run 1:
Design bnn_layer0, start of the top module:
module bnn_layer0 (
    input  wire        clk,
    input  wire        reset_n,
    input  wire        i_run,
    output wire        o_idle,
    output wire        o_done,
    output wire [6:0]  addr_input,
    output wire        ce_input,
    input  wire [27:0] q_input,
    output wire [1:0]  addr_weight,
    output wire        ce_weight,
    input  wire [26:0] q_weight,
    output wire [6:0]  addr_output,
    output wire        we_output,
    output wire [25:0] d_output
);
clock: 6.0 ns
lec_check: 0
abc_area: 1
cap_margin: 35
cell_pad_in_sites_detail_placement: 1
core_margin: 2
core_utilization: 40
gpl_routability_driven: 0
max_routing_layer: met4
place_density_lb_addon: 0.12
slew_margin: 20
run.sh (not shown) runs the stock make flow with config.mk's settings and CLKGATE_MAP_FILE=.
Run 1 did not stop at any stage, and its layout met the timing, DRC and antenna checks.
diff inputs: run 1 => run 2
Settings: ABC_AREA removed (was 1); PLACE_DENSITY_LB_ADDON removed (was 0.12); MAX_ROUTING_LAYER removed (was met4); SETUP_SLACK_MARGIN newly set to 1.2; PLACE_DENSITY newly set to 0.6; CELL_PAD_IN_SITES_DETAIL_PLACEMENT removed (was 1); CAP_MARGIN changed from 35 to 20; GPL_ROUTABILITY_DRIVEN removed (was 0); the clock period (ns, I/O delays scaled along) changed from 6.0 to 5.44.
## What came out
Looking only at synthesized area, and setting everything else aside, the lower value of run 1 and run 2 goes to run 2. | register-to-register slack | run 2 vs run 1 | worse |. Changes observed in run 2 relative to run 1: routed wire length per instance decreased by about 18% relative to the old numbers; number of antenna cells inserted decreased by 2 relative to the old numbers.
The inputs of run 3 differ from those of run 2 as listed below.
Settings: putting HOLD_SLACK_MARGIN at -0.08 where nothing was set; swapping 40 for 72 in CORE_UTILIZATION; swapping 20 for 15 in CAP_MARGIN; putting ABC_AREA at 1 where nothing was set; putting CTS_CLUSTER_DIAMETER at 372 where nothing was set; putting CTS_CLUSTER_SIZE at 10 where nothing was set; clearing SETUP_SLACK_MARGIN, which used to be 1.2; swapping 5.44 for 2.63 in the clock period (ns, I/O delays scaled along).
### Flow results
- Compared with run 2, run 3 shows final total power that has gone up by more than 100%.
- Run 2 and run 3: one clean run, run 2; the rest did not finish clean.
- Although it ran to completion, run 3 produced a layout that fails the final checks because of negative setup slack.
- Maximum vdd ir drop was higher in the run labelled run 3.
- Run 3 ends up with a filler-free cell count of the finished design that is 1,409 higher than in run 2.
- Run 2 → run 3: non-clock buffer total of the final layout grew by about 120%, setup slack went down, time the final worst path needs with I/O delays and setup went down 94 ps, xor/xnor cell area share of the yosys netlist shows a reduction of 7.6 points.
[inputs] run 4 vs run 3
Settings: ABC_AREA no longer set, was 1; SLEW_MARGIN now 35, was 20; CORE_UTILIZATION now 37, was 72; CTS_CLUSTER_SIZE no longer set, was 10; CAP_MARGIN now 20, was 15; TNS_END_PERCENT now 30, previously not set; PLACE_DENSITY no longer set, was 0.6; HOLD_SLACK_MARGIN no longer set, was -0.08; PLACE_DENSITY_LB_ADDON now 0.1, previously not set; MIN_ROUTING_LAYER now met1, previously not set; CTS_CLUSTER_DIAMETER no longer set, was 372; GPL_TIMING_DRIVEN now 1, previously not set; the clock period (ns, I/O delays scaled along) now 7.16, was 2.63.
--- outcome ---
- Having completed the whole flow, run 4 delivered a layout that passed the timing, DRC and antenna checks.
- [compare] base=run 3 new=run 4: combinational group share of total power moved down, wire length of the first global-routing pass moved down.
- Cmp run 3 and run 4 / area fraction in and, or, nand and nor cells after synthesis / higher: run 3
- Changes observed in run 4 relative to run 3: number of global-route vias before repair decreased 28%; worst setup slack now sits higher; total power went down by 84%; cell count -1,268; post-synth area from yosys stat now smaller.
Setup changes, run 4 to run 5
Settings: putting PLACE_DENSITY at 0.92 where nothing was set; swapping 20 for 0 in CAP_MARGIN; swapping 37 for 72 in CORE_UTILIZATION; putting SETUP_SLACK_MARGIN at 0.65 where nothing was set; clearing PLACE_DENSITY_LB_ADDON, which used to be 0.1; swapping 35 for 5 in SLEW_MARGIN; clearing MIN_ROUTING_LAYER, which used to be met1; clearing GPL_TIMING_DRIVEN, which used to be 1; putting CTS_CLUSTER_DIAMETER at 97 where nothing was set; clearing TNS_END_PERCENT, which used to be 30; putting CTS_CLUSTER_SIZE at 20 where nothing was set; swapping 7.16 for 4.66 in the clock period (ns, I/O delays scaled along).
==> results <==
| run 5 | all stages done | FAIL | negative setup slack |
Of run 5 and run 4, it is run 5 that has the lower number of tap instances.
The final clock skew reported for run 5 is greater than that of run 4 by 22 ps.
Fraction of the cycle the final worst path needs: run 5 > run 4
Run 5 ended up with sequential cells as its biggest power consumer among the groups; run 4 ended up with clock.
Synthesis-to-finish area growth (run 5 over run 4): decrease, 4.1 points
No activity file was given, so power comes from the tool's default toggle rates.
